File: flow/config.mk
export PLATFORM = sky130hd
export DESIGN_NAME = i16_biquad
export DESIGN_NICKNAME = i16_biquad
export VERILOG_FILES = /design/flow/design.v
export SDC_FILE = /design/flow/constraint.sdc
export NUM_CORES = 4
export LEC_CHECK = 0
export CAP_MARGIN = 20
export CORE_ASPECT_RATIO = 0.94
export CORE_MARGIN = 2
export CORE_UTILIZATION = 72
export GPL_ROUTABILITY_DRIVEN = 1
export GPL_TIMING_DRIVEN = 1
export HOLD_SLACK_MARGIN = -0.08
export PLACE_DENSITY_LB_ADDON = 0.2
export SETUP_SLACK_MARGIN = 0.36
export SLEW_MARGIN = 20
export TNS_END_PERCENT = 80
File: flow/constraint.sdc
create_clock -name core_clock -period 15.1 [get_ports {CLK}]
set_input_delay 3.0200 -clock core_clock [delete_from_list [all_inputs] [get_ports {CLK}]]
set_output_delay 3.0200 -clock core_clock [all_outputs]
set_load 0.01 [all_outputs]
File: flow/design.v
module i16_mul(
    input signed [15:0] A,
    input signed [15:0] B,
    output signed [31:0] P
);
assign P = A * B;
endmodule
module i18_mul(
    input signed [17:0] A,
    input signed [15:0] B_coef,
    output signed [33:0] P
);
assign P = A * B_coef;
endmodule
module i36_acc(
    input signed [33:0] A,
    input signed [31:0] B,
    input signed [35:0] _Z,
    output signed [35:0] S
);
wire signed [35:0] A_ext = {{2{A[33]}}, A};
wire signed [35:0] B_ext = {{4{B[31]}}, B};
assign S = A_ext + B_ext + _Z;
endmodule
module i36_delay(
    input CLK,
    input RST,
    input signed [35:0] STORE,
    output reg signed [35:0] READ
);
always @ (posedge CLK, negedge RST) begin
    if (!RST) begin
        READ <= 0;
    end else begin
        READ <= STORE;
    end
end
endmodule
module i36_trunc(
    input signed [35:0] A,
    output reg signed [15:0] B_sat,
    output reg signed [17:0] B
);
wire signed [35:0] shifted_inter = (A >>> 14);
wire signed [21:0] shifted = shifted_inter[21:0];
always @(*) begin
    B = $signed(shifted[17:0]);
    if (shifted > 22'sd32767) B_sat = 16'sd32767;
    else if (shifted < -22'sd32768) B_sat = -16'sd32768;
    else B_sat = $signed(shifted[15:0]);
end
endmodule
module i16_biquad(
    input CLK, RST,
    input unsigned [15:0] A,
    output signed [15:0] B,
    input signed [15:0] b_0,
    input signed [15:0] b_1,
    input signed [15:0] b_2,
    input signed [15:0] a_1,
    input signed [15:0] a_2
);
wire signed [17:0] feedback;
wire signed [31:0] P_b0;
wire signed [31:0] P_b1;
wire signed [31:0] P_b2;
wire signed [33:0] P_a1;
wire signed [33:0] P_a2;
wire signed [35:0] S_0;
wire signed [35:0] S_1;
wire signed [35:0] S_2;
wire signed [35:0] Z_0;
wire signed [35:0] Z_1;
i16_mul mul_b0(
    .A(A),
    .B(b_0),
    .P(P_b0)
);
i16_mul mul_b1(
    .A(A),
    .B(b_1),
    .P(P_b1)
);
i16_mul mul_b2(
    .A(A),
    .B(b_2),
    .P(P_b2)
);
i18_mul mul_a1(
    .A(feedback),
    .B_coef(a_1),
    .P(P_a1)
);
i18_mul mul_a2(
    .A(feedback),
    .B_coef(a_2),
    .P(P_a2)
);
i36_acc ACC_0(
    .A(P_a2),
    .B(P_b2),
    ._Z(36'sd0),
    .S(S_0)
);
i36_acc ACC_1(
    .A(P_a1),
    .B(P_b1),
    ._Z(Z_0),
    .S(S_1)
);
i36_acc ACC_2(
    .A(34'sd0),
    .B(P_b0),
    ._Z(Z_1),
    .S(S_2)
);
i36_delay DELAY_0(
    .CLK(CLK),
    .RST(RST),
    .STORE(S_0),
    .READ(Z_0)
);
i36_delay DELAY_1(
    .CLK(CLK),
    .RST(RST),
    .STORE(S_1),
    .READ(Z_1)
);
i36_trunc OUT(
    .A(S_2),
    .B(feedback),
    .B_sat(B)
);
endmodule
File: flow/run.sh
#!/bin/bash
# the make line also repeats each setting of config.mk as NAME=value (left out here)
make -C /OpenROAD-flow-scripts/flow DESIGN_CONFIG=/design/flow/config.mk WORK_HOME=/design/flow/orfs CLKGATE_MAP_FILE= finish
==> results of run 1 <==
stage by stage:
| stage | utilization [%] | setup slack (ns) | hold slack (ns) |
|---|---|---|---|
| final | 84.7 | -0.548 | 0.690 |
| after CTS | 82.6 | 0.183 | 0.681 |
| after global routing | 84.6 | -0.686 | 0.699 |
| after detailed placement | 79.8 | -1.18 | 0.662 |
| after global placement | 79.8 | -0.886 | 0.687 |
| after floorplan | - | 0.362 | 0.566 |
final cells by class:
type | count | area share (%)
Sequential cell | 71 | 2.65
Antenna cell | 12 | 0.0449
Tap cell | 1071 | 2.00
Timing Repair Buffer | 724 | 9.85
Multi-Input combinational cell | 3878 | 74.7
Clock buffer | 10 | 0.357
Inverter | 1832 | 10.3
Clock inverter | 6 | 0.138
timing repair:
item,CTS,global route
gates resized,282,306
hold buffers,0,0
gates cloned,6,1
pin swaps,177,231
buffers inserted,79,60
setup endpoints to repair,41,41
metal layers:
metal	track usage, %	part of all wire, %	vias to the layer above
met2	65.8	48	3046
li1	-	-	17862
met5	0	0.052	-
met3	7.66	11	1016
met4	24.3	8.8	10
met1	51.3	32	22422
==> impl_metrics.ini, run 1 <==
; generated from flow reports
[setup_path]
crit_path_end = DELAY_1.READ[28]
r2r-end = DELAY_1.READ[28]
r2r_start = DELAY_1.READ[15]
worst-path-stages = 48
rr_worst_depth = 43
crit_slowest_cell = fa_1
cpMostUsedCell = fa_1
crit_path_max_fanout = 6
critPathLaunchType = input pin
cpLargestDelayFamily = adder cells
r2r_slack_ns = 2.77
cp.required_ns = 15.42
end_kind = flip-flop
critPathMaxStageDelay_ns = 0.59
path_class = input pin to flip-flop
critical_path_buf_inv_count = 15
cp.arrival_ns = 15.97
startpoint = b_0[12]

[worst_hold_path]
hold_end = DELAY_1.READ[0]
min_path_cells = 2
hold_start = DELAY_0.READ[0]
hp-class = flip-flop to flip-flop

[die]
die_area_mm2 = 0.0821
rows = 100
io_pins = 114
core_util_floorplan_pct = 72.7
dieWidth_um = 295
die_y_um = 278
core_mm2 = 0.0791

[logic_synthesis]
top_cell = inv_1
common_cells = 1,830 x inv_1, 1,629 x fa_1, 669 x nand2_1, 647 x and2_1, 402 x ha_1
ys_dominant_reg_cell = dfrtp_1
synth.distinct_cells = 74
synth_area_per_cell_um2 = 9.57
ys_seq_share_pct = 3.09
syn_inst = 6004
yosys-mux-area-fraction_pct = 0
synthDominantCellAreaShare_pct = 56.8
syn_area_mm2 = 0.0575
synth_nets = 8133
ys_cells = 6004
ys_sh_adder_pct = 65.5
top_logic_kind = adder cells
synthArstFlopShare_pct = 100
yosys_area_mm2 = 0.0575
ys.warnings.count = 2
yosysTopAreaCell = fa_1
synth-simple-area-share_pct = 13.0
ys_ff = 71
synthAoiAreaFrac_pct = 3.10
edf_count = 0
yosys-top-cells-area = fa_1 57%, inv_1 12%, ha_1 8.8%, and2_1 7.0%, nand2_1 4.4%
yosys.area_share.xor_xnor_pct = 1.88

[routing]
num_vias = 44356
drc = 0
drt_iter0_markers = 3876
wl_per_cell_um = 22.1
ant_nets = 0
dr.pass1.iters = 8
via_per_inst = 5.83
routed_wl_um = 168000

[grt]
antenna_found_initial = 13
grt_pass1_wl_um = 254000
grtUsageTotal_pct = 40.6
grt_max_degree = 72
grt_overflow = 0
grt_pass1_vias = 49335

[clock_tree]
htree_num_levels = 3
cts_root_buf = clkbuf_16
numCtsBuffers = 9
clkLatencyLatePin_ns = 0.41
clockBufferDepth = 2
cts_num_sinks = 71
tritoncts = yes
clk_pin_slew_ns = 0.07

[sta]
skew_ns = 0.0176
worst_pin_slew_ns = 1.11
finalCritPeriodShare_pct = 104
hold_violations = 0
slew_viol_final = 0
tns_ns = -8.00
timing.fmax_ghz = 0.0639
setup_violations = 26
rsz0062_at_grt = yes
fin_crit_ns = 15.65
postLayoutSetupSlackWorst_ns = -0.548
maxSlewHeadroom_pct = 26.1

[placement]
port-buffer-count = 113
gp_congestion = 0.926
placed_cell_area_mm2 = 0.0631
dpl.hpwl_um = 122000
dp.cells = 7430

[layout]
syn2layout_area_growth_pct = 16.5
nNetsFinal = 8645
n_fill_cell = 4027
logic_area_mm2 = 0.0500
fin_cells = 7604
final_area_mm2 = 0.0669
regArea_mm2 = 0.00178

[status]
outcome = finished with violations
so.violations = setup timing

[run]
cap_violations = 0
warning_count = 32
==> run 2, diff against run 1 <==
- HOLD_SLACK_MARGIN: -0.08 -> 0.26
- PLACE_DENSITY: default -> 0.66
- PLACE_DENSITY_LB_ADDON: 0.2 -> default
- clock period: 15.1 -> 13.8 ns (I/O delays scaled with it)
==> run 2 against run 1 <==
Effect of this change:
- still fails the layout checks on setup timing
- flip-flop count did not move
- register-to-register slack got worse by 0.93 ns
- final cell count fell by 0.14%
- count of clock-buffer cells in the layout did not move
- critical path type unchanged
- highest routed layer is now met4
==> impl_metrics.ini, run 2 <==
; generated from flow reports
[status]
outcome = finished with violations
so.violations = setup timing

[setup_path]
crit_path_end = DELAY_0.READ[34]
path_class = input pin to flip-flop
crit_slowest_cell = fa_1
critical_path_buf_inv_count = 17
r2r-end = DELAY_1.READ[29]
end_kind = flip-flop
cp.arrival_ns = 15.27
r2r_slack_ns = 1.84
cp.required_ns = 14.12
rr_worst_depth = 48
startpoint = A[4]
cpMostUsedCell = fa_1
crit_path_max_fanout = 13
critPathMaxStageDelay_ns = 0.58
worst-path-stages = 51
r2r_start = DELAY_1.READ[8]
cpLargestDelayFamily = adder cells
critPathLaunchType = input pin

[logic_synthesis]
ys_seq_share_pct = 3.09
yosys_area_mm2 = 0.0575
synth_nets = 8133
ys_ff = 71
ys_sh_adder_pct = 65.5
synthAoiAreaFrac_pct = 3.10
synthDominantCellAreaShare_pct = 56.8
syn_inst = 6004
synth_area_per_cell_um2 = 9.57
ys_cells = 6004
top_logic_kind = adder cells
common_cells = 1,830 x inv_1, 1,629 x fa_1, 669 x nand2_1, 647 x and2_1, 402 x ha_1
yosys-top-cells-area = fa_1 57%, inv_1 12%, ha_1 8.8%, and2_1 7.0%, nand2_1 4.4%
yosys-mux-area-fraction_pct = 0
ys.warnings.count = 2
yosys.area_share.xor_xnor_pct = 1.88
yosysTopAreaCell = fa_1
synthArstFlopShare_pct = 100
syn_area_mm2 = 0.0575
synth-simple-area-share_pct = 13.0
edf_count = 0
synth.distinct_cells = 74
top_cell = inv_1
ys_dominant_reg_cell = dfrtp_1

[routing]
num_vias = 42128
ant_nets = 0
wl_met2_um = 74600
via_per_inst = 5.55
met3WireLength_um = 13400
drc = 0
drt-met1-wl_um = 55400
dr.pass1.iters = 7
routed_wl_um = 152000
top_layer = met4
drt_iter0_markers = 3002
wl_per_cell_um = 20.0

[clock_tree]
cts_root_buf = clkbuf_16
numCtsBuffers = 9
cts_num_sinks = 71
clk_pin_slew_ns = 0.06
htree_num_levels = 3
clockBufferDepth = 2
clkLatencyLatePin_ns = 0.40
tritoncts = yes

[die]
core_util_floorplan_pct = 72.7
io_pins = 114
die_area_mm2 = 0.0821
dieWidth_um = 295
core_mm2 = 0.0791
die_y_um = 278
rows = 100

[sta]
worst_pin_slew_ns = 1.11
postLayoutSetupSlackWorst_ns = -1.15
hold_violations = 0
setup_violations = 44
tns_ns = -28.71
rsz0062_at_grt = yes
finalCritPeriodShare_pct = 108
fin_crit_ns = 14.95
skew_ns = 0.0130
slew_viol_final = 0
timing.fmax_ghz = 0.0669
maxSlewHeadroom_pct = 25.5

[grt]
grt_overflow = 0
grt_pass1_vias = 47051
grt_max_degree = 72
antenna_found_initial = 6
grt_pass1_wl_um = 245000
grtUsageTotal_pct = 39.0

[run]
cap_violations = 0
warning_count = 35

[worst_hold_path]
hold_start = DELAY_0.READ[0]
hp-class = flip-flop to flip-flop
min_path_cells = 2
hold_end = DELAY_1.READ[0]

[layout]
syn2layout_area_growth_pct = 16.5
nNetsFinal = 8641

[placement]
dpl.hpwl_um = 121000
gp_congestion = 0.933
port-buffer-count = 113
==> run 2: through the flow <==
step	util [%]	hold slack, ns	setup slack (ns)	instances	area (um^2)
global placement	80.6	0.701	-1.97	7454	63800
finish	84.6	0.719	-1.15	7593	66900
CTS	82.7	0.715	-0.942	7537	65400
detailed placement	80.6	0.700	-2.11	7454	63800
global route	84.6	0.730	-1.46	7593	66900
floorplan	-	0.566	-0.534	6004	58300
==> run 2: cell type report <==
cell class / count / area [um^2]
Sequential cell: 71 / 1780
Clock inverter: 5 / 57.6
Antenna cell: 6 / 15.0
Inverter: 1832 / 6890
Multi-Input combinational cell: 3878 / 50000
Tap cell: 1071 / 1340
Clock buffer: 10 / 239
Timing Repair Buffer: 720 / 6590
Fill cell: 4606 / 12100
==> run 2: repair_timing <==
action | CTS | global route
endpoints found under the setup margin | 68 | 65
resized | 214 | 264
pin swaps | 147 | 196
setup buffers | 57 | 47
hold buffers | 0 | 0
cloned | 11 | 3
==> run 2: layer usage <==
metal / up-vias / GRT usage, %
met4: 0 / 16.2
met2: 1993 / 63.1
met1: 21863 / 52.4
met5: - / 0
met3: 444 / 7.52
li1: 17828 / -
==> run 3, diff against run 2 <==
- CORE_ASPECT_RATIO: 0.94 -> default
- CORE_UTILIZATION: 72 -> 70
- GPL_ROUTABILITY_DRIVEN: 1 -> default
- GPL_TIMING_DRIVEN: 1 -> default
- HOLD_SLACK_MARGIN: 0.26 -> default
- PLACE_DENSITY: 0.66 -> default
- SETUP_SLACK_MARGIN: 0.36 -> -0.19
- TNS_END_PERCENT: 80 -> default
- clock period: 13.8 -> 13.9 ns (I/O delays scaled with it)
==> run 3 against run 2 <==
Effect of this change:
- still fails the layout checks on setup timing
- wire length down 2.7%
- final cell count up 0.13%
- global-route usage down 1.2 points
- flip-flop count unchanged
- critical path depth down 1
- synthesized area unchanged
- design area down 0.43%
- first-iteration DRC count down 7.2%
- worst hold slack better by 0.027 ns
- setup slack better by 0.20 ns
- via count down 1.7%
==> impl_metrics.ini, run 3 <==
; generated from flow reports
[grt]
grt_max_degree = 72
grtUsageTotal_pct = 37.8
antenna_found_initial = 2
grt_overflow = 0
grt_pass1_vias = 47343
grt_pass1_wl_um = 246000

[setup_path]
crit_slowest_cell = fa_1
r2r-end = DELAY_0.READ[28]
path_class = input pin to flip-flop
r2r_start = DELAY_1.READ[8]
cpMostUsedCell = fa_1
critPathMaxStageDelay_ns = 0.58
cpLargestDelayFamily = adder cells
rr_worst_depth = 47
crit_path_max_fanout = 6
r2r_slack_ns = 1.95
crit_path_end = DELAY_0.READ[28]
startpoint = b_0[1]
critPathLaunchType = input pin
cp.required_ns = 14.16
end_kind = flip-flop
critical_path_buf_inv_count = 19
cp.arrival_ns = 15.11
worst-path-stages = 50

[logic_synthesis]
yosys-mux-area-fraction_pct = 0
ys_sh_adder_pct = 65.5
top_logic_kind = adder cells
syn_inst = 6004
synthAoiAreaFrac_pct = 3.10
yosys-top-cells-area = fa_1 57%, inv_1 12%, ha_1 8.8%, and2_1 7.0%, nand2_1 4.4%
yosys.area_share.xor_xnor_pct = 1.88
synthDominantCellAreaShare_pct = 56.8
ys_cells = 6004
yosysTopAreaCell = fa_1
common_cells = 1,830 x inv_1, 1,629 x fa_1, 669 x nand2_1, 647 x and2_1, 402 x ha_1
synth.distinct_cells = 74
ys_dominant_reg_cell = dfrtp_1
ys_ff = 71
ys.warnings.count = 2
synth_area_per_cell_um2 = 9.57
ys_seq_share_pct = 3.09
synth_nets = 8133
yosys_area_mm2 = 0.0575
top_cell = inv_1
synth-simple-area-share_pct = 13.0
edf_count = 0
syn_area_mm2 = 0.0575
synthArstFlopShare_pct = 100

[die]
dieWidth_um = 290
core_mm2 = 0.0817
rows = 105
die_area_mm2 = 0.0844
io_pins = 114
die_y_um = 290
core_util_floorplan_pct = 70.3

[routing]
wl_per_cell_um = 19.4
num_vias = 41392
ant_nets = 0
drc = 0
routed_wl_um = 148000
dr.pass1.iters = 8
drt_iter0_markers = 2786
via_per_inst = 5.44

[clock_tree]
numCtsBuffers = 9
cts_hold_buf = 0
clkLatencyLatePin_ns = 0.38
tritoncts = yes
htree_num_levels = 3
clockBufferDepth = 2
cts_num_sinks = 71
cts_root_buf = clkbuf_16
clk_pin_slew_ns = 0.07

[sta]
slew_viol_final = 0
finalCritPeriodShare_pct = 107
timing.fmax_ghz = 0.0673
worst_pin_slew_ns = 1.11
postLayoutSetupSlackWorst_ns = -0.954
setup_violations = 39
rsz0062_at_grt = yes
maxSlewHeadroom_pct = 26.0
tns_ns = -21.79
hold_violations = 0
hold_ws_ns = 0.746
fin_crit_ns = 14.85
skew_ns = 0.00854

[worst_hold_path]
min_path_cells = 2
hold_end = DELAY_1.READ[0]
hold_start = DELAY_0.READ[0]
hp-class = flip-flop to flip-flop

[layout]
fin_cells = 7603
syn2layout_area_growth_pct = 16.0
nNetsFinal = 8653
final_area_mm2 = 0.0666

[run]
warning_count = 35
cap_violations = 0

[status]
so.violations = setup timing
outcome = finished with violations

[placement]
placed_cell_area_mm2 = 0.0637
port-buffer-count = 113
dpl.hpwl_um = 121000
gp_congestion = 0.930
dp.cells = 7469
-- run 3: area by class of cell --
| type | count | area (um^2) |
|---|---|---|
| fillers | 5286 | 15100 |
| repair buffers | 732 | 6580 |
| clock inverters | 4 | 52.6 |
| inverters | 1832 | 6880 |
| flip-flops and latches | 71 | 1780 |
| clock buffers | 12 | 256 |
| multi-input cells | 3878 | 49700 |
| diodes | 4 | 10.0 |
| well taps | 1070 | 1340 |
-- run 3: per-layer routing --
metal / up-vias / part of all wire (%) / track usage (%)
li1: 17864 / - / -
met1: 21537 / 37 / 49.7
met2: 1625 / 50 / 63.8
met3: 366 / 7.0 / 5.10
met4: 0 / 5.9 / 16.9
met5: - / 0 / 0
-- run 3: repair_timing --
action / CTS / global route
setup buffers: 88 / 34
pin swaps: 209 / 115
gates resized: 346 / 113
setup endpoints to repair: 45 / 43
cloned: 6 / 2
-- run 3: stage by stage --
stage | setup slack [ns] | util, %
global route | -1.25 | 81.5
global placement | -2.17 | 78.0
floorplan | -0.454 | -
CTS | -0.793 | 80.8
finish | -0.954 | 81.6
detailed placement | -2.41 | 78.0
==> run 4, diff against run 3 <==
- ABC_AREA: default -> 1
- CAP_MARGIN: 20 -> 40
- CORE_UTILIZATION: 70 -> 40
- CTS_CLUSTER_DIAMETER: default -> 227
- CTS_CLUSTER_SIZE: default -> 100
- PLACE_DENSITY_LB_ADDON: default -> 0.3
- SETUP_SLACK_MARGIN: -0.19 -> -0.49
- SLEW_MARGIN: 20 -> 10
- TNS_END_PERCENT: default -> 15
- clock period: 13.9 -> 16.0 ns (I/O delays scaled with it)
==> run 4 against run 3 <==
Effect of this change:
- now clean on timing, DRC and antenna
- flip-flop count unchanged
- final cell count grew 17%
- sequential share of layout area increased by 0.14 points
- register-to-register slack gained 2.4 ns
- critical path depth down 6
- critical path type unchanged
- critical endpoint unchanged
==> impl_metrics.ini, run 4 <==
; generated from flow reports
[status]
outcome = complete, no violations

[die]
dieWidth_um = 386
io_pins = 114
core_util_floorplan_pct = 40.3
rows = 140
die_y_um = 386
die_area_mm2 = 0.149
core_mm2 = 0.145

[routing]
drt_iter0_markers = 2393
num_vias = 42591
routed_wl_um = 175000
ant_nets = 0
drc = 0
wl_per_cell_um = 19.7
dr.pass1.iters = 7
via_per_inst = 4.79

[logic_synthesis]
ys.warnings.count = 2
yosys-mux-area-fraction_pct = 0
yosysTopAreaCell = fa_1
synth_nets = 8971
top_cell = inv_1
ys_sh_adder_pct = 64.3
yosys_area_mm2 = 0.0585
common_cells = 2,290 x inv_1, 1,629 x fa_1, 1,292 x nand2_1, 450 x nor2_1, 402 x ha_1
synthDominantCellAreaShare_pct = 55.7
synthArstFlopShare_pct = 100
ys_seq_share_pct = 3.04
ys_dominant_reg_cell = dfrtp_1
yosys.area_share.xor_xnor_pct = 1.61
synthAoiAreaFrac_pct = 2.02
syn_inst = 6842
ys_cells = 6842
edf_count = 0
synth-simple-area-share_pct = 12.4
top_logic_kind = adder cells
synth.distinct_cells = 48
ys_ff = 71
yosys-top-cells-area = fa_1 56%, inv_1 15%, ha_1 8.6%, nand2_1 8.3%, dfrtp_1 3.0%
synth_area_per_cell_um2 = 8.55
syn_area_mm2 = 0.0585

[clock_tree]
cts_root_buf = clkbuf_16
htree_num_levels = 3
numCtsBuffers = 9
cts_num_sinks = 71
clkLatencyLatePin_ns = 0.38
post-cts-setup-buffers = 0
tritoncts = yes
cts_hold_buf = 0
clk_pin_slew_ns = 0.06
clockBufferDepth = 2
ctsResizeCount = 0

[sta]
maxSlewHeadroom_pct = 38.4
worst_pin_slew_ns = 0.921
timing.fmax_ghz = 0.0641
hold_ws_ns = 0.617
setup_violations = 0
hold_violations = 0
fin_crit_ns = 15.60
slew_viol_final = 0
finalCritPeriodShare_pct = 97.5
skew_ns = 0.0182
postLayoutSetupSlackWorst_ns = 0.401
tns_ns = 0

[setup_path]
critPathMaxStageDelay_ns = 0.75
worst-path-stages = 44
startpoint = b_0[11]
path_class = input pin to flip-flop
crit_slowest_cell = clkdlybuf4s50_1
cpLargestDelayFamily = adder cells
r2r-end = DELAY_0.READ[28]
cp.arrival_ns = 15.83
critPathLaunchType = input pin
r2r_slack_ns = 4.31
r2r_start = DELAY_1.READ[15]
end_kind = flip-flop
cp.required_ns = 16.23
crit_path_max_fanout = 24
crit_path_end = DELAY_0.READ[28]
rr_worst_depth = 41
cpMostUsedCell = fa_1
critical_path_buf_inv_count = 12

[layout]
fin_util_pct = 43.6
nNetsFinal = 9097
final_area_mm2 = 0.0634
n_fill_cell = 14457
syn2layout_area_growth_pct = 8.39

[placement]
placed_cell_area_mm2 = 0.0631
dp_slack_ns = 0.0939
dpl.hpwl_um = 156000
port-buffer-count = 113
gp_congestion = 0.942

[grt]
grt_overflow = 0
grt_pass1_vias = 48540
grt_max_degree = 54
grtUsageTotal_pct = 24.7
antenna_found_initial = 7
grt_pass1_wl_um = 281000

[worst_hold_path]
min_path_cells = 2
hp-class = flip-flop to flip-flop
hold_start = DELAY_0.READ[0]
hold_end = DELAY_1.READ[0]

[run]
cap_violations = 0
warning_count = 30
-- run 4: layout make-up --
type	instances	area (um^2)	share of cell area, %
Timing Repair Buffer	378	3270	5.16
Clock inverter	7	61.3	0.0967
Tap cell	1917	2400	3.78
Sequential cell	71	1780	2.80
Multi-Input combinational cell	4199	47000	74.1
Inverter	2309	8670	13.7
Antenna cell	1	2.50	0.00395
Clock buffer	9	225	0.355
-- run 4: routing by layer --
metal  share of wire [%]  up-vias  GRT usage [%]
li1                    -    18988              -
met1                  41    22106           32.5
met2                  49     1214           42.2
met3                 6.2      271           3.77
met4                 3.6       12           7.42
met5               0.046        -              0
-- run 4: metrics by stage --
stage,cells
4_1_cts,8890
6_report,8891
3_5_place_dp,8874
3_3_place_gp,8863
2_1_floorplan,6842
5_1_grt,8890
==> run 5, diff against run 4 <==
- ABC_AREA: 1 -> default
- CAP_MARGIN: 40 -> 20
- CORE_ASPECT_RATIO: default -> 1.79
- CTS_CLUSTER_DIAMETER: 227 -> 335
- CTS_CLUSTER_SIZE: 100 -> default
- GPL_TIMING_DRIVEN: default -> 0
- PLACE_DENSITY_LB_ADDON: 0.3 -> default
- SETUP_SLACK_MARGIN: -0.49 -> default
- SLEW_MARGIN: 10 -> 35
- TNS_END_PERCENT: 15 -> 45
- clock period: 16.0 -> 10.1 ns (I/O delays scaled with it)
==> run 5 against run 4 <==
Effect of this change:
- the layout now fails its checks (setup timing)
- wire length increased by 25%
- design area increased by 5.2%
- count of clock-buffer cells in the layout increased by 2
- die size decreased by 1.7%
- critical path depth increased by 2
- register-to-register slack got worse by 6.6 ns
- utilization increased by 3.0 points
- synthesized cell count decreased by 12%
- flip-flop count unchanged
- critical path type unchanged
- largest cell class unchanged
==> impl_metrics.ini, run 5 <==
; generated from flow reports
[grt]
grt_pass1_wl_um = 318000
grt_overflow = 0
antenna_found_initial = 35
grt_pass1_vias = 48679
grtUsageTotal_pct = 30.7
grt_max_degree = 40

[worst_hold_path]
hold_end = DELAY_1.READ[0]
min_path_cells = 2
hold_start = DELAY_0.READ[0]
hp-class = flip-flop to flip-flop

[routing]
dr.pass1.iters = 5
via_per_inst = 5.21
wl_per_cell_um = 26.6
ant_nets = 0
num_vias = 42771
drt_iter0_markers = 2641
routed_wl_um = 218000
drc = 0

[clock_tree]
clk_pin_slew_ns = 0.07
clkLatencyLatePin_ns = 0.44
cts_num_sinks = 71
htree_num_levels = 3
cts_root_buf = clkbuf_16
clockBufferDepth = 2
tritoncts = yes
numCtsBuffers = 9

[logic_synthesis]
common_cells = 1,830 x inv_1, 1,629 x fa_1, 669 x nand2_1, 647 x and2_1, 402 x ha_1
top_cell = inv_1
ys_ff = 71
yosysTopAreaCell = fa_1
synthAoiAreaFrac_pct = 3.10
ys_dominant_reg_cell = dfrtp_1
synth.distinct_cells = 74
yosys_area_mm2 = 0.0575
ys_seq_share_pct = 3.09
yosys-top-cells-area = fa_1 57%, inv_1 12%, ha_1 8.8%, and2_1 7.0%, nand2_1 4.4%
ys_sh_adder_pct = 65.5
synth_area_per_cell_um2 = 9.57
syn_inst = 6004
synthDominantCellAreaShare_pct = 56.8
top_logic_kind = adder cells
ys.warnings.count = 2
ys_cells = 6004
synth_nets = 8133
synth-simple-area-share_pct = 13.0
syn_area_mm2 = 0.0575
yosys-mux-area-fraction_pct = 0
synthArstFlopShare_pct = 100
yosys.area_share.xor_xnor_pct = 1.88
edf_count = 0

[status]
outcome = finished with violations
so.violations = setup timing

[setup_path]
crit_path_max_fanout = 10
critical_path_buf_inv_count = 11
cpMostUsedCell = fa_1
rr_worst_depth = 43
r2r_start = DELAY_1.READ[15]
cpLargestDelayFamily = adder cells
critPathMaxStageDelay_ns = 0.59
r2r_slack_ns = -2.31
cp.required_ns = 10.40
crit_path_end = DELAY_1.READ[34]
r2r-end = DELAY_1.READ[34]
worst-path-stages = 46
startpoint = b_0[13]
cp.arrival_ns = 15.07
crit_slowest_cell = fa_1
path_class = input pin to flip-flop
critPathLaunchType = input pin
end_kind = flip-flop

[sta]
maxSlewHeadroom_pct = 25.5
timing.fmax_ghz = 0.0677
slew_viol_final = 0
finalCritPeriodShare_pct = 146
setup_violations = 81
hold_violations = 0
fin_crit_ns = 14.77
rsz0062_at_grt = yes
postLayoutSetupSlackWorst_ns = -4.67
worst_pin_slew_ns = 1.11
skew_ns = 0.0234
hold_ws_ns = 0.613

[layout]
syn2layout_area_growth_pct = 16.2
fin_cells = 8217
nNetsFinal = 8423
fin_util_pct = 46.6
final_area_mm2 = 0.0667

[die]
die_area_mm2 = 0.147
rows = 186
io_pins = 114
dieWidth_um = 287
core_mm2 = 0.143
die_y_um = 511
core_util_floorplan_pct = 40.1

[run]
cap_violations = 0
warning_count = 34

[placement]
dp.cells = 7985
gp_congestion = 0.972
dpl.hpwl_um = 184000
placed_cell_area_mm2 = 0.0618
port-buffer-count = 96
## run 5: routing by layer
| layer | global-route usage (%) | part of all wire (%) |
|---|---|---|
| met1 | 29.9 | 30 |
| met2 | 54.1 | 51 |
| met3 | 5.45 | 5.9 |
| met4 | 29.3 | 13 |
| met5 | 0 | 0.044 |
## run 5: timing repair
action / CTS / global route
resized: 492 / 274
cloned: 2 / 4
buffers inserted: 96 / 77
pin swaps: 100 / 143
hold buffers: 0 / 0
setup endpoints to repair: 83 / 82
## run 5: cell type report
type                    instances  area [um^2]
diodes                         38         95.1
plain buffers                 222         2340
clock buffers                  11          243
clock inverters                 5         57.6
fillers                     13576        76400
inverters                    1832         6890
multi-input cells            3879        50200
flip-flops and latches         71         1780
well taps                    1880         2350
repair buffers                279         2740
## run 5: through the flow
stage	TNS [ns]	worst slack [ns]
after floorplan	-162.79	-3.49
after global placement	-504.17	-9.05
after detailed placement	-435.55	-7.94
after CTS	-251.76	-4.72
after global routing	-254.93	-4.85
final	-239.04	-4.67
==> run 6, diff against run 5 <==
- ABC_AREA: default -> 1
- CORE_ASPECT_RATIO: 1.79 -> default
- CORE_UTILIZATION: 40 -> 72
- CTS_CLUSTER_DIAMETER: 335 -> 340
- CTS_CLUSTER_SIZE: default -> 33
- GPL_TIMING_DRIVEN: 0 -> default
- MAX_ROUTING_LAYER: default -> met4
- PLACE_DENSITY: default -> 0.64
- SLEW_MARGIN: 35 -> 20
- TNS_END_PERCENT: 45 -> default
- clock period: 10.1 -> 10.8 ns (I/O delays scaled with it)
==> run 6 against run 5 <==
Effect of this change:
- utilization rose by 43 points
- wire length rose by 5.6%
- register-to-register slack improved by 1.8 ns
- setup slack improved by 1.6 ns
- worst hold slack improved by 0.065 ns
- still fails the layout checks on setup timing
- highest routed layer is now met4
- critical endpoint is now DELAY_0.READ[33]
- clock skew rose by 0.023 ns
- design area rose by 8.7%
- count of clock-buffer cells in the layout fell by 1
==> impl_metrics.ini, run 6 <==
; generated from flow reports
[setup_path]
cpMostUsedCell = fa_1
crit_path_end = DELAY_0.READ[33]
critPathMaxStageDelay_ns = 0.71
critical_path_buf_inv_count = 19
r2r_start = DELAY_1.READ[15]
r2r-end = DELAY_0.READ[33]
worst-path-stages = 51
startpoint = b_0[4]
path_class = input pin to flip-flop
cpLargestDelayFamily = adder cells
critPathLaunchType = input pin
crit_path_max_fanout = 13
crit_slowest_cell = fa_2
cp.arrival_ns = 14.22
cp.required_ns = 11.16
rr_worst_depth = 45
end_kind = flip-flop
r2r_slack_ns = -0.51

[sta]
timing.fmax_ghz = 0.0721
rsz0062_at_grt = yes
worst_pin_slew_ns = 1.41
slew_viol_final = 0
fin_crit_ns = 13.86
hold_violations = 0
maxSlewHeadroom_pct = 5.96
postLayoutSetupSlackWorst_ns = -3.06
finalCritPeriodShare_pct = 128
setup_violations = 79
skew_ns = 0.0462

[die]
rows = 104
die_y_um = 289
core_util_floorplan_pct = 72.7
die_area_mm2 = 0.0836
core_mm2 = 0.0805
dieWidth_um = 289
io_pins = 114

[routing]
drc = 0
ant_nets = 0
num_vias = 52836
wl_met2_um = 100000
top_layer = met4
via_per_inst = 6.13
met3WireLength_um = 37200
dr.pass1.iters = 15
drt_iter0_markers = 6691
routed_wl_um = 230000
drt-met1-wl_um = 65400
wl_per_cell_um = 26.7

[grt]
grt_pass1_vias = 57081
antenna_found_initial = 27
grt_max_degree = 51
grtUsageTotal_pct = 53.6
grt_overflow = 0
grt_pass1_wl_um = 316000

[clock_tree]
cts_root_buf = clkbuf_16
tritoncts = yes
clk_pin_slew_ns = 0.09
clockBufferDepth = 2
numCtsBuffers = 9
cts_hold_buf = 0
cts_num_sinks = 71
clkLatencyLatePin_ns = 0.46
htree_num_levels = 3

[run]
warning_count = 36
cap_violations = 0

[worst_hold_path]
hold_start = DELAY_0.READ[0]
min_path_cells = 2
hold_end = DELAY_1.READ[0]
hp-class = flip-flop to flip-flop

[logic_synthesis]
synthDominantCellAreaShare_pct = 55.7
synth.distinct_cells = 48
yosysTopAreaCell = fa_1
edf_count = 0
synth-simple-area-share_pct = 12.4
synth_area_per_cell_um2 = 8.55
ys.warnings.count = 2
top_cell = inv_1
ys_ff = 71
yosys-top-cells-area = fa_1 56%, inv_1 15%, ha_1 8.6%, nand2_1 8.3%, dfrtp_1 3.0%
ys_cells = 6842
synthArstFlopShare_pct = 100
synth_nets = 8971
yosys.area_share.xor_xnor_pct = 1.61
syn_area_mm2 = 0.0585
yosys_area_mm2 = 0.0585
ys_dominant_reg_cell = dfrtp_1
ys_seq_share_pct = 3.04
top_logic_kind = adder cells
syn_inst = 6842
ys_sh_adder_pct = 64.3
synthAoiAreaFrac_pct = 2.02
yosys-mux-area-fraction_pct = 0
common_cells = 2,290 x inv_1, 1,629 x fa_1, 1,292 x nand2_1, 450 x nor2_1, 402 x ha_1

[placement]
dp.cells = 8389
port-buffer-count = 113
dpl.hpwl_um = 159000
dp_slack_ns = -3.82
gp_congestion = 1.02

[layout]
fin_util_pct = 90.1
syn2layout_area_growth_pct = 24.0
nNetsFinal = 9657
fin_cells = 8625

[status]
outcome = finished with violations
so.violations = setup timing
run 6: timing repair:
item,in CTS,in global routing
endpoints found under the setup margin,80,79
setup buffers,129,80
pin swaps,350,320
resized,780,472
gates cloned,6,4
run 6: cell type report:
class,instances,area [um^2]
inverters,2309,8770
well taps,1060,1330
multi-input cells,4200,51600
clock inverters,6,92.6
repair buffers,937,8700
diodes,32,80.1
clock buffers,10,229
flip-flops and latches,71,1780
fillers,3426,8000
run 6: through the flow:
stage | TNS (ns) | instance area (um^2) | hold WS [ns]
global route | -170.72 | 72500 | 0.688
CTS | -124.23 | 70400 | 0.663
detailed placement | -212.49 | 66300 | 0.644
global placement | -202.57 | 66300 | 0.601
finish | -154.79 | 72500 | 0.678
floorplan | -95.13 | 60400 | 0.566
run 6: layer usage:
metal	track usage (%)	vias up
met3	23.3	2330
met5	-	-
li1	-	20165
met4	42.3	0
met2	79.4	4827
met1	55.9	25514
==> run 7, diff against run 6 <==
- ABC_AREA: 1 -> default
- CORE_ASPECT_RATIO: default -> 0.94
- CTS_CLUSTER_DIAMETER: 340 -> default
- CTS_CLUSTER_SIZE: 33 -> default
- GPL_ROUTABILITY_DRIVEN: default -> 1
- GPL_TIMING_DRIVEN: default -> 1
- HOLD_SLACK_MARGIN: default -> 0.26
- MAX_ROUTING_LAYER: met4 -> default
- PLACE_DENSITY: 0.64 -> default
- PLACE_DENSITY_LB_ADDON: default -> 0.06
- SETUP_SLACK_MARGIN: default -> 2.51
- TNS_END_PERCENT: default -> 80
- clock period: 10.8 -> 11.0 ns (I/O delays scaled with it)
==> run 7 against run 6 <==
Effect of this change:
- the layout still fails its checks (setup timing)
- count of clock-buffer cells in the layout unchanged
- critical path depth is 2 higher
- synthesized cell count down 12%
- setup slack lost 0.61 ns
- flip-flop count stayed put
- first-iteration DRC count decreased by 50%
- global-route usage decreased by 13 points
- worst hold slack gained 0.023 ns
- critical path type unchanged
==> impl_metrics.ini, run 7 <==
; generated from flow reports
[status]
outcome = finished with violations
so.violations = setup timing

[worst_hold_path]
hold_start = DELAY_0.READ[0]
hp-class = flip-flop to flip-flop
min_path_cells = 2
hold_end = DELAY_1.READ[0]

[clock_tree]
cts_root_buf = clkbuf_16
cts_num_sinks = 71
numCtsBuffers = 9
tritoncts = yes
cts_hold_buf = 0
clkLatencyLatePin_ns = 0.39
clockBufferDepth = 2
clk_pin_slew_ns = 0.07
htree_num_levels = 3

[die]
die_y_um = 278
core_mm2 = 0.0791
die_area_mm2 = 0.0821
core_util_floorplan_pct = 72.7
io_pins = 114
dieWidth_um = 295
rows = 100

[logic_synthesis]
ys_ff = 71
synth_area_per_cell_um2 = 9.57
edf_count = 0
ys_sh_adder_pct = 65.5
syn_inst = 6004
ys_dominant_reg_cell = dfrtp_1
synthArstFlopShare_pct = 100
top_logic_kind = adder cells
synthAoiAreaFrac_pct = 3.10
yosys_area_mm2 = 0.0575
yosys.area_share.xor_xnor_pct = 1.88
syn_area_mm2 = 0.0575
yosys-top-cells-area = fa_1 57%, inv_1 12%, ha_1 8.8%, and2_1 7.0%, nand2_1 4.4%
top_cell = inv_1
synth-simple-area-share_pct = 13.0
ys.warnings.count = 2
common_cells = 1,830 x inv_1, 1,629 x fa_1, 669 x nand2_1, 647 x and2_1, 402 x ha_1
synthDominantCellAreaShare_pct = 56.8
yosysTopAreaCell = fa_1
yosys-mux-area-fraction_pct = 0
ys_seq_share_pct = 3.09
ys_cells = 6004
synth.distinct_cells = 74
synth_nets = 8133

[sta]
timing.fmax_ghz = 0.0681
slew_viol_final = 0
rsz0062_at_grt = yes
postLayoutSetupSlackWorst_ns = -3.67
finalCritPeriodShare_pct = 133
worst_pin_slew_ns = 1.12
fin_crit_ns = 14.67
hold_violations = 0
skew_ns = 0.00754
maxSlewHeadroom_pct = 25.3
setup_violations = 78

[grt]
grt_pass1_wl_um = 258000
grt_max_degree = 39
grtUsageTotal_pct = 41.1
grt_pass1_vias = 49987
antenna_found_initial = 13
grt_overflow = 0

[setup_path]
cpLargestDelayFamily = adder cells
r2r_slack_ns = -1.26
critPathMaxStageDelay_ns = 0.67
path_class = input pin to flip-flop
cpMostUsedCell = fa_1
cp.required_ns = 11.27
critPathLaunchType = input pin
startpoint = b_0[1]
rr_worst_depth = 48
critical_path_buf_inv_count = 18
end_kind = flip-flop
r2r-end = DELAY_1.READ[32]
crit_path_max_fanout = 8
r2r_start = DELAY_1.READ[8]
crit_slowest_cell = fa_2
worst-path-stages = 53
crit_path_end = DELAY_1.READ[32]
cp.arrival_ns = 14.94

[placement]
gp_congestion = 0.932
dpl.hpwl_um = 122000
port-buffer-count = 113
dp_slack_ns = -4.34
placed_cell_area_mm2 = 0.0642

[routing]
dr.pass1.iters = 8
drc = 0
routed_wl_um = 164000
drt_iter0_markers = 3360
ant_nets = 0
num_vias = 43668
wl_per_cell_um = 21.3
via_per_inst = 5.68

[layout]
final_area_mm2 = 0.0682
syn2layout_area_growth_pct = 18.7
nNetsFinal = 8722

[run]
warning_count = 33
cap_violations = 0
-- run 7: final cells by class --
class,count,area (um^2)
multi-input combinational,3878,50500
antenna,16,40.0
fill,4112,10900
clock inverter,4,47.5
timing repair buffer,801,7350
clock buffer,10,239
inverter,1832,6880
sequential,71,1780
tap,1071,1340
-- run 7: metal layers --
metal / up-vias / part of all wire (%) / GRT usage (%) / wire, um
met4: 4 / 7.6 / 22.2 / 12400
met5: - / 0.015 / 0 / 25
met2: 2465 / 49 / 67.0 / 80300
li1: 18013 / - / - / -
met3: 730 / 9.6 / 8.25 / 15700
met1: 22456 / 34 / 52.1 / 55500
-- run 7: metrics by stage --
step	hold WS, ns	setup TNS (ns)	instances	utilization (%)
6_report	0.702	-179.45	7683	86.3
2_1_floorplan	0.566	-116.37	6004	-
4_1_cts	0.711	-149.03	7617	84.8
3_3_place_gp	0.700	-204.88	7478	81.2
5_1_grt	0.761	-196.22	7678	86.2
3_5_place_dp	0.698	-215.02	7478	81.2
-- run 7: what timing repair did --
action	4_1_cts	5_1_grt
gates cloned	8	2
endpoints found under the setup margin	84	84
pin swaps	270	192
buffers inserted	117	48
gates resized	430	174
==> run 8, diff against run 7 <==
- CORE_UTILIZATION: 72 -> 57
- SETUP_SLACK_MARGIN: 2.51 -> 0.36
- clock period: 11.0 -> 16.0 ns (I/O delays scaled with it)
==> run 8 against run 7 <==
Effect of this change:
- now clean on timing, DRC and antenna
- non-clock buffer count fell by 248
- utilization fell by 22 points
- synthesized cell count unchanged
- first-iteration DRC count fell by 38%
- critical path type unchanged
==> impl_metrics.ini, run 8 <==
; generated from flow reports
[routing]
num_vias = 39607
wl_per_cell_um = 18.5
ant_nets = 0
drt_iter0_markers = 2099
routed_wl_um = 142000
dr.pass1.iters = 5
via_per_inst = 5.17
drc = 0

[grt]
grtUsageTotal_pct = 30.0
antenna_found_initial = 8
grt_max_degree = 40
grt_overflow = 0
grt_pass1_vias = 44846
grt_pass1_wl_um = 241000

[logic_synthesis]
synth.distinct_cells = 74
yosys-top-cells-area = fa_1 57%, inv_1 12%, ha_1 8.8%, and2_1 7.0%, nand2_1 4.4%
ys_dominant_reg_cell = dfrtp_1
top_cell = inv_1
synth-simple-area-share_pct = 13.0
syn_area_mm2 = 0.0575
yosys.area_share.xor_xnor_pct = 1.88
ys_ff = 71
yosys-mux-area-fraction_pct = 0
top_logic_kind = adder cells
yosys_area_mm2 = 0.0575
synth_nets = 8133
ys.warnings.count = 2
synthArstFlopShare_pct = 100
synth_area_per_cell_um2 = 9.57
syn_inst = 6004
ys_seq_share_pct = 3.09
yosysTopAreaCell = fa_1
synthDominantCellAreaShare_pct = 56.8
ys_cells = 6004
ys_sh_adder_pct = 65.5
edf_count = 0
synthAoiAreaFrac_pct = 3.10
common_cells = 1,830 x inv_1, 1,629 x fa_1, 669 x nand2_1, 647 x and2_1, 402 x ha_1

[layout]
n_fill_cell = 8561
final_area_mm2 = 0.0645
fin_util_pct = 64.7
syn2layout_area_growth_pct = 12.2
nNetsFinal = 8474

[sta]
slew_viol_final = 0
finalCritPeriodShare_pct = 96.2
setup_violations = 0
timing.fmax_ghz = 0.0650
hold_ws_ns = 0.731
hold_violations = 0
worst_pin_slew_ns = 0.999
maxSlewHeadroom_pct = 33.2
tns_ns = 0
rsz0062_at_grt = no
fin_crit_ns = 15.39
skew_ns = 0.0131

[clock_tree]
cts_root_buf = clkbuf_16
tritoncts = yes
cts_num_sinks = 71
clk_pin_slew_ns = 0.07
htree_num_levels = 3
clkLatencyLatePin_ns = 0.39
clockBufferDepth = 2
numCtsBuffers = 9

[die]
io_pins = 114
core_mm2 = 0.0996
dieWidth_um = 331
core_util_floorplan_pct = 57.7
rows = 112
die_y_um = 312
die_area_mm2 = 0.103

[worst_hold_path]
hold_start = DELAY_0.READ[0]
min_path_cells = 2
hold_end = DELAY_1.READ[0]
hp-class = flip-flop to flip-flop

[setup_path]
end_kind = flip-flop
critical_path_buf_inv_count = 15
crit_path_max_fanout = 7
worst-path-stages = 50
crit_path_end = DELAY_1.READ[28]
cp.required_ns = 16.31
r2r-end = DELAY_1.READ[28]
startpoint = b_0[6]
critPathMaxStageDelay_ns = 0.58
path_class = input pin to flip-flop
r2r_slack_ns = 4.11
r2r_start = DELAY_1.READ[15]
cpLargestDelayFamily = adder cells
cp.arrival_ns = 15.70
crit_slowest_cell = fa_1
rr_worst_depth = 46
cpMostUsedCell = fa_1
critPathLaunchType = input pin

[placement]
port-buffer-count = 113
dpl.hpwl_um = 122000
gp_congestion = 0.891
placed_cell_area_mm2 = 0.0626

[run]
warning_count = 31
cap_violations = 0

[status]
outcome = complete, no violations
==> run 8: metrics by stage <==
stage,setup slack [ns],cells
CTS,0.340,7624
floorplan,0.382,6004
finish,0.609,7667
global placement,-0.474,7590
detailed placement,-0.676,7590
global route,0.313,7666
==> run 8: repair_timing <==
action,in CTS,in global routing
setup endpoints to repair,22,31
hold buffers,0,0
cloned,0,4
pin swaps,23,165
resized,57,214
setup buffers,18,33
==> run 8: layout make-up <==
cell class              count  area (um^2)  share of cell area [%]
diodes                      6         15.0                  0.0233
inverters                1832         6880                    10.7
multi-input cells        3878        48900                    75.9
clock inverters             6         92.6                   0.144
well taps                1311         1640                    2.54
flip-flops and latches     71         1780                    2.76
repair buffers            553         4930                    7.64
clock buffers              10          229                   0.355
==> run 8: layer usage <==
metal	part of all wire, %	wire, um	track usage [%]
met3	5.4	7680	3.26
met1	42	59700	42.2
met4	3.5	4950	8.20
met2	49	69500	50.0
met5	0.0092	13	0
==> run 9, diff against run 8 <==
- CORE_ASPECT_RATIO: 0.94 -> default
- CORE_UTILIZATION: 57 -> 40
- GPL_ROUTABILITY_DRIVEN: 1 -> default
- GPL_TIMING_DRIVEN: 1 -> default
- HOLD_SLACK_MARGIN: 0.26 -> default
- PLACE_DENSITY_LB_ADDON: 0.06 -> default
- SETUP_SLACK_MARGIN: 0.36 -> default
- TNS_END_PERCENT: 80 -> default
- clock period: 16.0 -> 24.7 ns (I/O delays scaled with it)
==> run 9 against run 8 <==
Effect of this change:
- still clean
- count of clock-buffer cells in the layout unchanged
- synthesized cell count unchanged
==> impl_metrics.ini, run 9 <==
; generated from flow reports
[logic_synthesis]
syn_inst = 6004
ys.warnings.count = 2
syn_area_mm2 = 0.0575
synth-simple-area-share_pct = 13.0
ys_cells = 6004
edf_count = 0
common_cells = 1,830 x inv_1, 1,629 x fa_1, 669 x nand2_1, 647 x and2_1, 402 x ha_1
ys_ff = 71
synth_area_per_cell_um2 = 9.57
ys_dominant_reg_cell = dfrtp_1
yosys_area_mm2 = 0.0575
yosysTopAreaCell = fa_1
synth_nets = 8133
synthArstFlopShare_pct = 100
yosys-top-cells-area = fa_1 57%, inv_1 12%, ha_1 8.8%, and2_1 7.0%, nand2_1 4.4%
yosys-mux-area-fraction_pct = 0
top_logic_kind = adder cells
ys_seq_share_pct = 3.09
synthAoiAreaFrac_pct = 3.10
ys_sh_adder_pct = 65.5
top_cell = inv_1
synthDominantCellAreaShare_pct = 56.8
yosys.area_share.xor_xnor_pct = 1.88
synth.distinct_cells = 74

[routing]
num_vias = 38546
wl_per_cell_um = 18.8
drc = 0
via_per_inst = 4.90
ant_nets = 0
dr.pass1.iters = 5
drt_iter0_markers = 1956
routed_wl_um = 148000

[die]
io_pins = 114
rows = 139
core_mm2 = 0.143
core_util_floorplan_pct = 40.1
dieWidth_um = 383
die_y_um = 383
die_area_mm2 = 0.147

[grt]
grt_overflow = 0
grt_pass1_vias = 44421
grt_pass1_wl_um = 247000
grt_max_degree = 58
grtUsageTotal_pct = 21.8
antenna_found_initial = 11

[setup_path]
critPathLaunchType = input pin
crit_slowest_cell = clkdlybuf4s50_1
cp.arrival_ns = 19.46
crit_path_max_fanout = 34
r2r_start = DELAY_1.READ[8]
cp.required_ns = 24.96
end_kind = flip-flop
critPathMaxStageDelay_ns = 0.91
r2r_slack_ns = 11.66
crit_path_end = DELAY_1.READ[29]
critical_path_buf_inv_count = 12
cpMostUsedCell = fa_1
startpoint = b_0[1]
path_class = input pin to flip-flop
worst-path-stages = 44
rr_worst_depth = 44
r2r-end = DELAY_0.READ[33]
cpLargestDelayFamily = adder cells

[run]
warning_count = 30
cap_violations = 0

[placement]
port-buffer-count = 113
placed_cell_area_mm2 = 0.0606
dpl.hpwl_um = 122000
gp_congestion = 0.866

[sta]
rsz0062_at_grt = no
timing.fmax_ghz = 0.0521
setup_violations = 0
worst_pin_slew_ns = 1.12
slew_viol_final = 0
hold_ws_ns = 0.611
fin_crit_ns = 19.20
hold_violations = 0
tns_ns = 0
maxSlewHeadroom_pct = 24.9
finalCritPeriodShare_pct = 77.7
skew_ns = 0.0162

[clock_tree]
tritoncts = yes
cts_root_buf = clkbuf_16
ctsResizeCount = 0
clockBufferDepth = 2
clk_pin_slew_ns = 0.07
numCtsBuffers = 9
cts_num_sinks = 71
htree_num_levels = 3
clkLatencyLatePin_ns = 0.39
cts_hold_buf = 0
post-cts-setup-buffers = 0

[layout]
final_area_mm2 = 0.0609
nNetsFinal = 8086
syn2layout_area_growth_pct = 6.07

[worst_hold_path]
hold_start = DELAY_0.READ[0]
hold_end = DELAY_1.READ[0]
min_path_cells = 2
hp-class = flip-flop to flip-flop

[status]
outcome = complete, no violations
run 9: per-stage QoR:
step	utilization, %	cells	setup slack [ns]
floorplan	-	6004	7.00
detailed placement	42.3	7849	4.88
global placement	42.3	7849	4.99
finish	42.6	7867	5.50
CTS	42.6	7865	5.23
global route	42.6	7866	4.80
run 9: area by class of cell:
cell class | count | area [um^2]
Fill cell | 14012 | 82200
Clock buffer | 10 | 239
Multi-Input combinational cell | 3878 | 48100
Antenna cell | 2 | 5.00
Tap cell | 1903 | 2380
Clock inverter | 6 | 92.6
Inverter | 1832 | 6880
Sequential cell | 71 | 1780
Timing Repair Buffer | 165 | 1440
run 9: layer usage:
layer	GRT usage [%]	wire, um	part of all wire [%]
met2	38.6	76500	52
met4	5.96	4540	3.1
met3	2.51	7430	5.0
met5	0	64	0.043
met1	28.2	59700	40
==> run 10, diff against run 9 <==
- CELL_PAD_IN_SITES_GLOBAL_PLACEMENT: default -> 0
- CORE_ASPECT_RATIO: default -> 0.53
- CORE_MARGIN: 2 -> 4
- CORE_UTILIZATION: 40 -> 23
- MIN_ROUTING_LAYER: default -> met2
- PLACE_DENSITY_LB_ADDON: default -> 0.19
- SLEW_MARGIN: 20 -> 35
- clock period: 24.7 -> 13.3 ns (I/O delays scaled with it)
==> run 10 against run 9 <==
Effect of this change:
- now fails the layout checks on setup timing
- clock skew is 0.0072 ns higher
- utilization is 14 points lower
- synthesized cell count stayed put
- largest cell class unchanged
- highest routed layer unchanged
==> impl_metrics.ini, run 10 <==
; generated from flow reports
[clock_tree]
numCtsBuffers = 9
clk_pin_slew_ns = 0.09
htree_num_levels = 3
tritoncts = yes
clockBufferDepth = 2
cts_root_buf = clkbuf_16
cts_num_sinks = 71
clkLatencyLatePin_ns = 0.42

[grt]
grt.met3_usage_pct = 44.0
grt_pass1_vias = 73875
grt_overflow = 0
antenna_found_initial = 9
grt_max_degree = 39
grt-busiest-layer = met3
use_met1_pct = 0
grt_pass1_wl_um = 314000
grt.met2_usage_pct = 21.8
grtUsageTotal_pct = 24.8

[logic_synthesis]
synth_area_per_cell_um2 = 9.57
common_cells = 1,830 x inv_1, 1,629 x fa_1, 669 x nand2_1, 647 x and2_1, 402 x ha_1
yosys_area_mm2 = 0.0575
top_cell = inv_1
syn_inst = 6004
synthAoiAreaFrac_pct = 3.10
ys_sh_adder_pct = 65.5
ys_cells = 6004
yosys.area_share.xor_xnor_pct = 1.88
edf_count = 0
yosys-mux-area-fraction_pct = 0
synthArstFlopShare_pct = 100
ys_seq_share_pct = 3.09
ys_ff = 71
synthDominantCellAreaShare_pct = 56.8
ys_dominant_reg_cell = dfrtp_1
syn_area_mm2 = 0.0575
synth-simple-area-share_pct = 13.0
yosys-top-cells-area = fa_1 57%, inv_1 12%, ha_1 8.8%, and2_1 7.0%, nand2_1 4.4%
yosysTopAreaCell = fa_1
ys.warnings.count = 2
synth_nets = 8133
top_logic_kind = adder cells
synth.distinct_cells = 74

[setup_path]
cp.required_ns = 13.61
r2r_slack_ns = 0.73
path_class = input pin to flip-flop
worst-path-stages = 49
cpMostUsedCell = fa_1
cpLargestDelayFamily = adder cells
critical_path_buf_inv_count = 18
critPathLaunchType = input pin
startpoint = b_0[2]
critPathMaxStageDelay_ns = 0.64
crit_slowest_cell = fa_2
cp.arrival_ns = 15.70
r2r-end = DELAY_0.READ[34]
rr_worst_depth = 50
r2r_start = DELAY_1.READ[8]
end_kind = flip-flop
crit_path_end = DELAY_0.READ[34]
crit_path_max_fanout = 5

[status]
so.violations = setup timing
outcome = finished with violations

[routing]
wl_per_cell_um = 20.4
dr.pass1.iters = 8
drc = 0
drt_iter0_markers = 4189
via_per_inst = 5.59
num_vias = 55717
ant_nets = 0
routed_wl_um = 204000

[sta]
rsz0062_at_grt = yes
finalCritPeriodShare_pct = 116
skew_ns = 0.0234
setup_violations = 50
postLayoutSetupSlackWorst_ns = -2.09
hold_violations = 0
timing.fmax_ghz = 0.0650
slew_viol_final = 0
fin_crit_ns = 15.39
worst_pin_slew_ns = 0.952
maxSlewHeadroom_pct = 36.4

[worst_hold_path]
hold_end = DELAY_1.READ[0]
min_path_cells = 2
hp-class = flip-flop to flip-flop
hold_start = DELAY_0.READ[0]

[die]
core_util_floorplan_pct = 23.1
dieWidth_um = 695
rows = 133
die_y_um = 372
die_area_mm2 = 0.258
io_pins = 114
core_mm2 = 0.248

[placement]
port-buffer-count = 113
dpl.hpwl_um = 168000
gp_congestion = 0.927
placed_cell_area_mm2 = 0.0672

[layout]
fin_util_pct = 28.5
logic_area_mm2 = 0.0501
nNetsFinal = 8723
syn2layout_area_growth_pct = 23.0
regArea_mm2 = 0.00178
final_area_mm2 = 0.0706
n_fill_cell = 26464

[run]
cap_violations = 0
warning_count = 33
[run 10: cell type report]
class / instances / share of cell area (%)
well taps: 3307 / 5.86
clock buffers: 10 / 0.338
inverters: 1832 / 9.75
multi-input cells: 3878 / 70.9
diodes: 65 / 0.230
flip-flops and latches: 71 / 2.51
clock inverters: 6 / 0.0620
repair buffers: 802 / 10.3
[run 10: what timing repair did]
action / CTS / global route
cloned: 6 / 1
endpoints found under the setup margin: 55 / 58
resized: 281 / 270
setup buffers: 63 / 58
pin swaps: 172 / 271
hold buffers: 0 / 0
[run 10: metal layers]
| metal | share of wire [%] | wire [um] | vias up |
|---|---|---|---|
| met5 | 1.6 | 3320 | - |
| met4 | 2.6 | 5270 | 112 |
| met3 | 55 | 111000 | 656 |
| met2 | 41 | 84000 | 15532 |
| met1 | 0 | 0 | 21413 |
| li1 | - | - | 18004 |
[run 10: stage by stage]
step / setup TNS [ns] / hold slack [ns] / std cells / worst slack [ns]
6_report: -59.91 / 0.714 / 9971 / -2.09
5_1_grt: -80.24 / 0.721 / 9931 / -2.44
4_1_cts: -52.76 / 0.713 / 9851 / -1.74
3_5_place_dp: -112.49 / 0.694 / 9772 / -3.73
3_3_place_gp: -111.91 / 0.705 / 9772 / -3.75
2_1_floorplan: -18.87 / 0.566 / 6004 / -0.934
==> run 11, diff against run 10 <==
- CELL_PAD_IN_SITES_GLOBAL_PLACEMENT: 0 -> default
- CORE_ASPECT_RATIO: 0.53 -> default
- CORE_MARGIN: 4 -> 2
- CORE_UTILIZATION: 23 -> 67
- CTS_CLUSTER_DIAMETER: default -> 366
- MIN_ROUTING_LAYER: met2 -> default
- PLACE_DENSITY: default -> 0.42
- PLACE_DENSITY_LB_ADDON: 0.19 -> default
- SLEW_MARGIN: 35 -> 20
- clock period: 13.3 -> 14.7 ns (I/O delays scaled with it)
==> run 11 against run 10 <==
Effect of this change:
- the layout still fails its checks (setup timing)
- count of clock-buffer cells in the layout is 1 lower
- via count is 26% lower
- utilization is 50 points higher
- highest routed layer is now met4
==> impl_metrics.ini, run 11 <==
; generated from flow reports
[logic_synthesis]
synthDominantCellAreaShare_pct = 56.8
top_cell = inv_1
syn_area_mm2 = 0.0575
synth_area_per_cell_um2 = 9.57
yosys_area_mm2 = 0.0575
ys.warnings.count = 2
synth_nets = 8133
yosys-mux-area-fraction_pct = 0
ys_seq_share_pct = 3.09
ys_sh_adder_pct = 65.5
synth.distinct_cells = 74
edf_count = 0
ys_dominant_reg_cell = dfrtp_1
yosys.area_share.xor_xnor_pct = 1.88
synthAoiAreaFrac_pct = 3.10
yosys-top-cells-area = fa_1 57%, inv_1 12%, ha_1 8.8%, and2_1 7.0%, nand2_1 4.4%
common_cells = 1,830 x inv_1, 1,629 x fa_1, 669 x nand2_1, 647 x and2_1, 402 x ha_1
synth-simple-area-share_pct = 13.0
yosysTopAreaCell = fa_1
top_logic_kind = adder cells
syn_inst = 6004
ys_cells = 6004
synthArstFlopShare_pct = 100
ys_ff = 71

[sta]
hold_ws_ns = 0.667
rsz0062_at_grt = yes
finalCritPeriodShare_pct = 103
postLayoutSetupSlackWorst_ns = -0.386
slew_viol_final = 0
worst_pin_slew_ns = 1.15
hold_violations = 0
setup_violations = 18
fin_crit_ns = 15.09
skew_ns = 0.0157
maxSlewHeadroom_pct = 23.3
timing.fmax_ghz = 0.0663

[setup_path]
cpLargestDelayFamily = adder cells
path_class = input pin to flip-flop
cp.arrival_ns = 15.37
critPathMaxStageDelay_ns = 0.57
r2r_start = DELAY_1.READ[8]
end_kind = flip-flop
cpMostUsedCell = fa_1
critical_path_buf_inv_count = 20
startpoint = b_0[3]
crit_path_max_fanout = 8
critPathLaunchType = input pin
cp.required_ns = 14.99
r2r-end = DELAY_0.READ[34]
rr_worst_depth = 47
crit_slowest_cell = fa_1
worst-path-stages = 53
r2r_slack_ns = 2.77
crit_path_end = DELAY_0.READ[34]

[status]
outcome = finished with violations
so.violations = setup timing

[run]
warning_count = 34
cap_violations = 0

[layout]
fin_cells = 7655
nNetsFinal = 8635
n_fill_cell = 5933
fin_util_pct = 78.0
syn2layout_area_growth_pct = 15.4

[worst_hold_path]
hold_start = DELAY_0.READ[0]
hp-class = flip-flop to flip-flop
min_path_cells = 2
hold_end = DELAY_1.READ[0]

[die]
core_util_floorplan_pct = 67.6
io_pins = 114
die_area_mm2 = 0.0881
rows = 107
core_mm2 = 0.0850
die_y_um = 297
dieWidth_um = 297

[routing]
dr.pass1.iters = 6
num_vias = 41059
wl_per_cell_um = 19.3
routed_wl_um = 148000
ant_nets = 0
antennaDiodeCount = 0
via_per_inst = 5.36
drt_iter0_markers = 2484
drc = 0

[grt]
grt_max_degree = 72
antenna_found_initial = 0
grt_pass1_wl_um = 244000
grt_pass1_vias = 46582
grt_overflow = 0
grtUsageTotal_pct = 36.0

[clock_tree]
cts_root_buf = clkbuf_16
htree_num_levels = 3
clkLatencyLatePin_ns = 0.41
cts_num_sinks = 71
numCtsBuffers = 9
clockBufferDepth = 2
tritoncts = yes
clk_pin_slew_ns = 0.07

[placement]
port-buffer-count = 113
gp_congestion = 0.887
dp_slack_ns = -1.80
dpl.hpwl_um = 123000
dp.cells = 7540
## run 11: timing repair
item                                    CTS  global route
hold buffers                              0             0
endpoints found under the setup margin   41            39
cloned                                    7             2
pin swaps                               122           251
hold endpoints to repair                  0             0
setup buffers                            35            68
resized                                 194           269
## run 11: metrics by stage
step	TNS, ns	instance area, um^2
after floorplan	0	57800
after global placement	-43.53	63500
after detailed placement	-49.94	63500
after CTS	-3.19	64700
after global routing	-11.12	66300
final	-3.88	66300
## run 11: cell type report
type / instances / area (um^2) / share of cell area, %
Clock buffer: 9 / 225 / 0.340
Sequential cell: 71 / 1780 / 2.68
Tap cell: 1144 / 1430 / 2.16
Clock inverter: 7 / 104 / 0.157
Timing Repair Buffer: 714 / 6260 / 9.45
Inverter: 1832 / 6890 / 10.4
Multi-Input combinational cell: 3878 / 49600 / 74.8
## run 11: per-layer routing
| metal | up-vias | routed length (um) | track usage [%] |
|---|---|---|---|
| met2 | 1515 | 73900 | 60.6 |
| met5 | - | 0 | 0 |
| met4 | 0 | 8420 | 16.2 |
| li1 | 17818 | - | - |
| met1 | 21391 | 55500 | 46.8 |
| met3 | 335 | 9950 | 5.08 |
